==> inputs of tundra <==
==> flow/design.v <==
module encode_fsm(input logic [247:0] data, input logic clk_out, reset, start, output logic [61:0] coded_kmer, output logic coded_ready);
    always_ff @(posedge clk_out) begin
        if(reset==0) begin
            coded_ready<=0;
        end
        else if(start) begin  
            coded_kmer[ 0 ]<=data[ 1 ]^data[ 2 ];
            coded_kmer[ 2 ]<=data[ 9 ]^data[ 10 ];
            coded_kmer[ 4 ]<=data[ 17 ]^data[ 18 ];
            coded_kmer[ 6 ]<=data[ 25 ]^data[ 26 ];
            coded_kmer[ 8 ]<=data[ 33 ]^data[ 34 ];
            coded_kmer[ 10 ]<=data[ 41 ]^data[ 42 ];
            coded_kmer[ 12 ]<=data[ 49 ]^data[ 50 ];
            coded_kmer[ 14 ]<=data[ 57 ]^data[ 58 ];
            coded_kmer[ 16 ]<=data[ 65 ]^data[ 66 ];
            coded_kmer[ 18 ]<=data[ 73 ]^data[ 74 ];
            coded_kmer[ 20 ]<=data[ 81 ]^data[ 82 ];
            coded_kmer[ 22 ]<=data[ 89 ]^data[ 90 ];
            coded_kmer[ 24 ]<=data[ 97 ]^data[ 98 ];
            coded_kmer[ 26 ]<=data[ 105 ]^data[ 106 ];
            coded_kmer[ 28 ]<=data[ 113 ]^data[ 114 ];
            coded_kmer[ 30 ]<=data[ 121 ]^data[ 122 ];
            coded_kmer[ 32 ]<=data[ 129 ]^data[ 130 ];
            coded_kmer[ 34 ]<=data[ 137 ]^data[ 138 ];
            coded_kmer[ 36 ]<=data[ 145 ]^data[ 146 ];
            coded_kmer[ 38 ]<=data[ 153 ]^data[ 154 ];
            coded_kmer[ 40 ]<=data[ 161 ]^data[ 162 ];
            coded_kmer[ 42 ]<=data[ 169 ]^data[ 170 ];
            coded_kmer[ 44 ]<=data[ 177 ]^data[ 178 ];
            coded_kmer[ 46 ]<=data[ 185 ]^data[ 186 ];
            coded_kmer[ 48 ]<=data[ 193 ]^data[ 194 ];
            coded_kmer[ 50 ]<=data[ 201 ]^data[ 202 ];
            coded_kmer[ 52 ]<=data[ 209 ]^data[ 210 ];
            coded_kmer[ 54 ]<=data[ 217 ]^data[ 218 ];
            coded_kmer[ 56 ]<=data[ 225 ]^data[ 226 ];
            coded_kmer[ 58 ]<=data[ 233 ]^data[ 234 ];
            coded_kmer[ 60 ]<=data[ 241 ]^data[ 242 ];
            coded_kmer[ 1 ]<=data[ 2 ];
            coded_kmer[ 3 ]<=data[ 10 ];
            coded_kmer[ 5 ]<=data[ 18 ];
            coded_kmer[ 7 ]<=data[ 26 ];
            coded_kmer[ 9 ]<=data[ 34 ];
            coded_kmer[ 11 ]<=data[ 42 ];
            coded_kmer[ 13 ]<=data[ 50 ];
            coded_kmer[ 15 ]<=data[ 58 ];
            coded_kmer[ 17 ]<=data[ 66 ];
            coded_kmer[ 19 ]<=data[ 74 ];
            coded_kmer[ 21 ]<=data[ 82 ];
            coded_kmer[ 23 ]<=data[ 90 ];
            coded_kmer[ 25 ]<=data[ 98 ];
            coded_kmer[ 27 ]<=data[ 106 ];
            coded_kmer[ 29 ]<=data[ 114 ];
            coded_kmer[ 31 ]<=data[ 122 ];
            coded_kmer[ 33 ]<=data[ 130 ];
            coded_kmer[ 35 ]<=data[ 138 ];
            coded_kmer[ 37 ]<=data[ 146 ];
            coded_kmer[ 39 ]<=data[ 154 ];
            coded_kmer[ 41 ]<=data[ 162 ];
            coded_kmer[ 43 ]<=data[ 170 ];
            coded_kmer[ 45 ]<=data[ 178 ];
            coded_kmer[ 47 ]<=data[ 186 ];
            coded_kmer[ 49 ]<=data[ 194 ];
            coded_kmer[ 51 ]<=data[ 202 ];
            coded_kmer[ 53 ]<=data[ 210 ];
            coded_kmer[ 55 ]<=data[ 218 ];
            coded_kmer[ 57 ]<=data[ 226 ];
            coded_kmer[ 59 ]<=data[ 234 ];
            coded_kmer[ 61 ]<=data[ 242 ];
            coded_ready<=1;
        end
        else if(coded_ready) begin  
            coded_ready<=0;      
        end
    end
endmodule
module canonic_fsm(input logic clk_out, reset, coded_ready, input logic [61:0]coded_kmer, 
					  output logic [61:0]k_canon, output logic canon_ready);  
	logic [61:0]k;    
	logic state;  
	always_ff @(posedge clk_out) begin
		if(reset==0) begin
			state<=0;
		end
		else if(coded_ready) begin
			state<=1;
		end
		else if(canon_ready) begin
			state<=0;	
		end	
	end
    always_comb begin
        begin
			k[ 1 : 0 ]=~coded_kmer[ 61 : 60 ];
			k[ 3 : 2 ]=~coded_kmer[ 59 : 58 ];
			k[ 5 : 4 ]=~coded_kmer[ 57 : 56 ];
			k[ 7 : 6 ]=~coded_kmer[ 55 : 54 ];
			k[ 9 : 8 ]=~coded_kmer[ 53 : 52 ];
			k[ 11 : 10 ]=~coded_kmer[ 51 : 50 ];
			k[ 13 : 12 ]=~coded_kmer[ 49 : 48 ];
			k[ 15 : 14 ]=~coded_kmer[ 47 : 46 ];
			k[ 17 : 16 ]=~coded_kmer[ 45 : 44 ];
			k[ 19 : 18 ]=~coded_kmer[ 43 : 42 ];
			k[ 21 : 20 ]=~coded_kmer[ 41 : 40 ];
			k[ 23 : 22 ]=~coded_kmer[ 39 : 38 ];
			k[ 25 : 24 ]=~coded_kmer[ 37 : 36 ];
			k[ 27 : 26 ]=~coded_kmer[ 35 : 34 ];
			k[ 29 : 28 ]=~coded_kmer[ 33 : 32 ];
			k[ 31 : 30 ]=~coded_kmer[ 31 : 30 ];
			k[ 33 : 32 ]=~coded_kmer[ 29 : 28 ];
			k[ 35 : 34 ]=~coded_kmer[ 27 : 26 ];
			k[ 37 : 36 ]=~coded_kmer[ 25 : 24 ];
			k[ 39 : 38 ]=~coded_kmer[ 23 : 22 ];
			k[ 41 : 40 ]=~coded_kmer[ 21 : 20 ];
			k[ 43 : 42 ]=~coded_kmer[ 19 : 18 ];
			k[ 45 : 44 ]=~coded_kmer[ 17 : 16 ];
			k[ 47 : 46 ]=~coded_kmer[ 15 : 14 ];
			k[ 49 : 48 ]=~coded_kmer[ 13 : 12 ];
			k[ 51 : 50 ]=~coded_kmer[ 11 : 10 ];
			k[ 53 : 52 ]=~coded_kmer[ 9 : 8 ];
			k[ 55 : 54 ]=~coded_kmer[ 7 : 6 ];
			k[ 57 : 56 ]=~coded_kmer[ 5 : 4 ];
			k[ 59 : 58 ]=~coded_kmer[ 3 : 2 ];
			k[ 61 : 60 ]=~coded_kmer[ 1 : 0 ];
			if(k<coded_kmer) begin
				k_canon=k;
			end
			else begin
				k_canon=coded_kmer;  
			end
		end
		canon_ready=state;
    end                                                     
endmodule
module k_canon_to_hash_result_velocidad_3pasos(input logic clk_out, reset, canon_ready, input logic [61:0]k_canon,  
							  output logic [63:0] hash_result, output logic hash_ready);
    logic [63:0] k0, k1, k2, k3, k4, k5, k6;
	logic [8:0] state, nextstate;  
	logic [31:0] x0, x1, x2, x3, x4, x5,x6, x7, x8, x9, 
	             x0_, x1_, x2_, x3_, x4_, x5_,x6_, x7_, x8_, x9_;
	logic [18:0] y0, y1, y2, w0, w1, w2, n0, 
				 y0_, y1_, y2_, w0_, w1_, w2_, n0_;
	always_ff @(posedge clk_out) begin
		if(reset==0) begin
			state<=0;
			hash_ready<=0;
		end
		else if(canon_ready) begin
			state<=1;
		end  
		else if(state==0) begin
			hash_ready<=0;  
		end	 
		else if(state==1) begin
			state<=2;
		end  
		else if(state==2) begin
			state<=3;
		end  
		else if(state==3) begin
			state<=4;
		end  
		else if(state==4) begin
			state<=5;
		end  
		else if(state==5) begin
			state<=6;
		end  
		else if(state==6) begin
			state<=7;
		end  
		else if(state==7) begin
			state<=8;		
		end  
		else if(state==8) begin
			state<=9;
		end  
		else if(state==9) begin
			state<=10;
		end  
		else if(state==10) begin
			state<=11;
		end  
		else if(state==11) begin
			state<=12;
		end  
		else if(state==12) begin
			state<=13;
		end  
		else if(state==13) begin
			state<=14;
		end  
		else if(state==14) begin
			state<=0;
			hash_ready<=1;
		end  
	end  
	always_ff @(posedge clk_out) begin
	case(state)
		1: k0 <= k_canon>>33;
		2: k1 <= k0^k_canon;
		3: begin
			x0<=k1[15:0]*'b1000110011001101;
			x1<=k1[31:16]*'b1000110011001101;
			x2<=k1[15:0]*'b1110110101010101;
			x3<=k1[15:0]*'b1010111111010111;
			x4<=k1[31:16]*'b1110110101010101;
			x5<=k1[47:32]*'b1000110011001101;
			x6<=k1[15:0]*'b1111111101010001;
			x7<=k1[31:16]*'b1010111111010111;
			x8<=k1[47:32]*'b1110110101010101;
			x9<=k1[63:48]*'b1000110011001101;
		end
		4: begin
			y0<= x3[31:16]  + x4[31:16]  + x5[31:16];
			y1<= x6[15:0] + x7[15:0] + x8[15:0];
			w0<= x1[31:16] + x2[31:16] + x3[15:0];
			w1<= x4[15:0] + x5[15:0];
			n0<= x0[31:16] + x2[15:0] + x1[15:0];
			k2[15:0]<= x0[15:0];
		end
		5: begin
			y2<= y0 + y1 + x9[15:0];
			w2<= w0 + w1 + n0[17:16];
			k2[31:16]<=n0;
		end
		6: begin
			k2[63:48]<= y2 + w2[18:16];
			k2[47:32]<= w2;		
		end
		7: k3 <= k2>>33;
		8: k4 <= k3^k2;
		9: begin
			x0_<=k4[15:0]*'b1110110001010011;
			x1_<=k4[31:16]*'b1110110001010011;
			x2_<=k4[15:0]*'b0001101010000101;
			x3_<=k4[15:0]*'b1011100111111110;
			x4_<=k4[31:16]*'b0001101010000101;
			x5_<=k4[47:32]*'b1110110001010011;
			x6_<=k4[15:0]*'b1100010011001110;
			x7_<=k4[31:16]*'b1011100111111110;
			x8_<=k4[47:32]*'b0001101010000101;
			x9_<=k4[63:48]*'b1110110001010011;
		end
		10: begin
            y0_<= x3_[31:16]  + x4_[31:16]  + x5_[31:16];
			y1_<= x6_[15:0] + x7_[15:0] + x8_[15:0];
			w0_<= x1_[31:16] + x2_[31:16] + x3_[15:0];
			w1_<= x4_[15:0] + x5_[15:0];
			n0_<= x0_[31:16] + x2_[15:0] + x1_[15:0];
			k5[15:0]<= x0_[15:0];
		end
		11: begin
			y2_<= y0_ + y1_ + x9_[15:0];
			w2_<= w0_ + w1_ + n0_[17:16];
			k5[31:16]<=n0_;
        end
		12: begin
			k5[63:48]<= y2_ + w2_[18:16];
			k5[47:32]<= w2_;
		end
		13: k6 <= k5>>33;
		14: hash_result <= k6^k5;
	endcase
	end
endmodule: k_canon_to_hash_result_velocidad_3pasos
module ldz_position(input logic reset, clk_out, hash_ready, input logic [63:0]hash_result, input logic start,  
output logic [5:0]ldz, output logic ldz_ready, output logic [31:0] sum_ldz);
	logic state;  
	logic [63:0]Ms;
    logic [31:0] bits32;
    logic [15:0] bits16;
    logic [8:0] bits8;
    logic [3:0] bits4;
    logic [1:0] bits2; 
    logic bits[31:0];
	always_ff @(posedge clk_out) begin
	    if(reset==0) begin
            ldz_ready<= 0;
            sum_ldz<=0;
            state<=0;
        end
        else begin
		if(hash_ready) begin
			state<=1;
		end
		else begin
			state<=0;	
		end	
        if(state) begin
            ldz_ready<=1;
            sum_ldz<=sum_ldz+ldz;
        end
        else begin
            ldz_ready<=0;
        end
        end
	end 
    always_comb begin
        begin
			Ms[13:0]=14'b10000000000000;
			Ms[63:14]=hash_result[63:14];
			ldz[5]=(Ms[63:32]==0);  
			if(ldz[5])
				bits32= Ms[31:0];
			else
				bits32[31:0]= Ms[63:32];  
			ldz[4]= (bits32[31:16]==0);  
			 if(ldz[4])
				bits16=bits32[15:0]; 
			 else             
				bits16=bits32[31:16];  
			 ldz[3]=(bits16[15:8]==0);  
			 if(ldz[3])
				bits8=bits16[7:0];
			 else
				bits8=bits16[15:8];
			 ldz[2]=(bits8[7:4]==0);
			 if(ldz[2])
				bits4=bits8[3:0];  
			 else
				bits4=bits8[7:4];
			 ldz[1]=(bits4[3:2]==0); 
			 if(ldz[1])
				bits2=bits4[1:0];            
			 else
				bits2=bits4[3:2];			 
			 ldz[0]=(bits2[1]==0); 
		end
    end
endmodule: ldz_position
module kmer_hash_top(
    input  logic        clk_out,
    input  logic        reset,         
    input  logic        in_valid,
    input  logic [7:0]  in_char,
    output logic        in_ready,
    output logic        out_valid,
    output logic [63:0] out_hash,
    output logic [5:0]  out_ldz,
    output logic [31:0] out_sum
);
    logic [247:0] data;
    logic [4:0]   count;
    logic         busy;
    logic         start;
    logic [61:0]  coded_kmer;  logic coded_ready;
    logic [61:0]  k_canon;     logic canon_ready;
    logic [63:0]  hash_result; logic hash_ready;
    logic [5:0]   ldz;         logic ldz_ready;
    logic [31:0]  sum_ldz;
    assign in_ready = ~busy;
    always_ff @(posedge clk_out) begin
        if(reset==0) begin
            data<=0;
            count<=0;
            busy<=0;
            start<=0;
        end
        else begin
            start<=0;
            if(in_valid && !busy) begin
                if(in_char==8'b0) begin
                    data<=0;
                    count<=0;
                end
                else begin
                    data[247:8]<=data[239:0];
                    data[7:0]<=in_char;
                    if(count>=30) begin
                        count<=31;
                        start<=1;
                        busy<=1;
                    end
                    else begin
                        count<=count+1;
                    end
                end
            end
            else if(hash_ready) begin
                busy<=0;
            end
        end
    end
    encode_fsm f1(.data(data), .clk_out(clk_out), .reset(reset), .start(start),
                  .coded_kmer(coded_kmer), .coded_ready(coded_ready));
    canonic_fsm f2(.clk_out(clk_out), .reset(reset), .coded_ready(coded_ready),
                   .coded_kmer(coded_kmer), .k_canon(k_canon), .canon_ready(canon_ready));
    k_canon_to_hash_result_velocidad_3pasos f3(.clk_out(clk_out), .reset(reset),
                   .canon_ready(canon_ready), .k_canon(k_canon),
                   .hash_result(hash_result), .hash_ready(hash_ready));
    ldz_position f4(.reset(reset), .clk_out(clk_out), .hash_ready(hash_ready),
                    .hash_result(hash_result), .start(start),
                    .ldz(ldz), .ldz_ready(ldz_ready), .sum_ldz(sum_ldz));
    assign out_valid = ldz_ready;
    assign out_hash  = hash_result;
    assign out_ldz   = ldz;
    assign out_sum   = sum_ldz;
endmodule
==> flow/run.sh <==
#!/bin/bash
# the make line also repeats each setting of config.mk as NAME=value (left out here)
make -C /OpenROAD-flow-scripts/flow DESIGN_CONFIG=/design/flow/config.mk WORK_HOME=/design/flow/orfs CLKGATE_MAP_FILE= finish
==> flow/config.mk <==
export PLATFORM = sky130hd
export DESIGN_NAME = kmer_hash_top
export DESIGN_NICKNAME = kmer_hash_top
export VERILOG_FILES = /design/flow/design.v
export SDC_FILE = /design/flow/constraint.sdc
export NUM_CORES = 4
export LEC_CHECK = 0
export CAP_MARGIN = 20
export CORE_MARGIN = 2
export CORE_UTILIZATION = 72
export CTS_CLUSTER_DIAMETER = 28
export CTS_CLUSTER_SIZE = 52
export PLACE_DENSITY = 0.78
export SETUP_SLACK_MARGIN = 1.82
export SLEW_MARGIN = 20
==> flow/constraint.sdc <==
create_clock -name core_clock -period 6.12 [get_ports {clk_out}]
set_input_delay 1.2240 -clock core_clock [delete_from_list [all_inputs] [get_ports {clk_out}]]
set_output_delay 1.2240 -clock core_clock [all_outputs]
set_load 0.01 [all_outputs]
==> garnet: changes against tundra <==
--- a/flow/config.mk
+++ b/flow/config.mk
@@ -8,8 +8,8 @@
 export CAP_MARGIN = 20
+export CELL_PAD_IN_SITES_DETAIL_PLACEMENT = 2
 export CORE_MARGIN = 2
-export CORE_UTILIZATION = 72
-export CTS_CLUSTER_DIAMETER = 28
-export CTS_CLUSTER_SIZE = 52
-export PLACE_DENSITY = 0.78
-export SETUP_SLACK_MARGIN = 1.82
+export CORE_UTILIZATION = 40
+export MIN_ROUTING_LAYER = met2
+export PLACE_DENSITY_LB_ADDON = 0.22
 export SLEW_MARGIN = 20
+export TNS_END_PERCENT = 50
==> flow/constraint.sdc (replaced) <==
create_clock -name core_clock -period 7.5 [get_ports {clk_out}]
set_input_delay 1.5000 -clock core_clock [delete_from_list [all_inputs] [get_ports {clk_out}]]
set_output_delay 1.5000 -clock core_clock [all_outputs]
set_load 0.01 [all_outputs]
==> xenon: changes against tundra <==
--- a/flow/config.mk
+++ b/flow/config.mk
@@ -9,7 +9,5 @@
 export CORE_MARGIN = 2
-export CORE_UTILIZATION = 72
-export CTS_CLUSTER_DIAMETER = 28
-export CTS_CLUSTER_SIZE = 52
-export PLACE_DENSITY = 0.78
-export SETUP_SLACK_MARGIN = 1.82
+export CORE_UTILIZATION = 66
+export GPL_ROUTABILITY_DRIVEN = 0
+export HOLD_SLACK_MARGIN = 0.1
 export SLEW_MARGIN = 20
==> flow/constraint.sdc (replaced) <==
create_clock -name core_clock -period 5.96 [get_ports {clk_out}]
set_input_delay 1.1920 -clock core_clock [delete_from_list [all_inputs] [get_ports {clk_out}]]
set_output_delay 1.1920 -clock core_clock [all_outputs]
set_load 0.01 [all_outputs]
==> harbor: changes against tundra <==
--- a/flow/config.mk
+++ b/flow/config.mk
@@ -9,7 +9,7 @@
 export CORE_MARGIN = 2
-export CORE_UTILIZATION = 72
-export CTS_CLUSTER_DIAMETER = 28
-export CTS_CLUSTER_SIZE = 52
-export PLACE_DENSITY = 0.78
-export SETUP_SLACK_MARGIN = 1.82
+export CORE_UTILIZATION = 71
+export CTS_CLUSTER_DIAMETER = 273
+export CTS_CLUSTER_SIZE = 34
+export MAX_ROUTING_LAYER = met4
+export SETUP_SLACK_MARGIN = 0.98
 export SLEW_MARGIN = 20
==> flow/constraint.sdc (replaced) <==
create_clock -name core_clock -period 3.78 [get_ports {clk_out}]
set_input_delay 0.7560 -clock core_clock [delete_from_list [all_inputs] [get_ports {clk_out}]]
set_output_delay 0.7560 -clock core_clock [all_outputs]
set_load 0.01 [all_outputs]
==> results <==
Final WS setup: harbor -; tundra -0.2613 ns; xenon -0.2703 ns; garnet 0.3537 ns
Status: harbor stopped before the end; tundra complete, but fails checks; xenon complete, but fails checks; garnet complete, no violations
Last stage reached: harbor 5_1_grt; tundra -; xenon -; garnet -
Layout check failures: harbor -; tundra setup timing; xenon setup timing; garnet -
Routability congestion estimate: harbor 1.071; tundra 1.008; xenon -; garnet 1.011
Part of the power in the clock network: harbor -; tundra 0.626; xenon 0.488; garnet 0.514
Cell area after placement: harbor 145,800 um^2; tundra 131,200 um^2; xenon 131,800 um^2; garnet 130,600 um^2
Slowest cell on the critical path: harbor -; tundra fa_2; xenon fa_1; garnet edfxtp_1
Period Utilization, post-route: harbor -; tundra 1.043; xenon 1.045; garnet 0.9528
Slew at the pin with the worst max-slew slack: harbor -; tundra 1.214 ns; xenon 1.119 ns; garnet 1.302 ns
Number of placed instances with taps included: harbor 15,310; tundra 13,520; xenon 13,980; garnet 15,180
Number of cells on the worst hold path: harbor -; tundra 0; xenon 0; garnet 0
Routed wl met2: harbor -; tundra 180.4 mm; xenon 155.9 mm; garnet 239.5 mm
Startpoint of the lowest-slack register-to-register path: harbor -; tundra f3.k4[9]; xenon f3.k1[2]; garnet f3.k1[26]
Antenna Cells: harbor -; tundra 25; xenon 16; garnet 76
Total die size: harbor 177,100 um^2; tundra 174,700 um^2; xenon 190,400 um^2; garnet 312,900 um^2
Tap cell count: harbor -; tundra 2,218; xenon 2,480; garnet 4,100
Share of final layout cell area taken by non-clock buffers: harbor -; tundra 0.04787; xenon 0.04512; garnet 0.01700
Maximum net fanout on the critical path: harbor -; tundra 4; xenon 3; garnet 10
Post-CTS Setup Bufs: harbor 150; tundra 214; xenon 42; garnet 0
Standard-cell rows: harbor 152; tundra 151; xenon 158; garnet 203
Clock distribution power: harbor -; tundra 16.2 mW; xenon 9.46 mW; garnet 8.34 mW
Detailed-route vias per instance: harbor -; tundra 6.269; xenon 5.691; garnet 7.358
Area growth from synthesis to final layout: harbor -; tundra 19.25%; xenon 12.80%; garnet 10.47%
Detail Route met3 WL: harbor -; tundra 33.74 mm; xenon 17.24 mm; garnet 171.5 mm
Number of combinational gates with multiple inputs: harbor -; tundra 7,078; xenon 7,079; garnet 7,078
Depth of the CTS H-tree: harbor 2; tundra 5; xenon 4; garnet 4
Power is estimated from default activity; no workload was simulated.
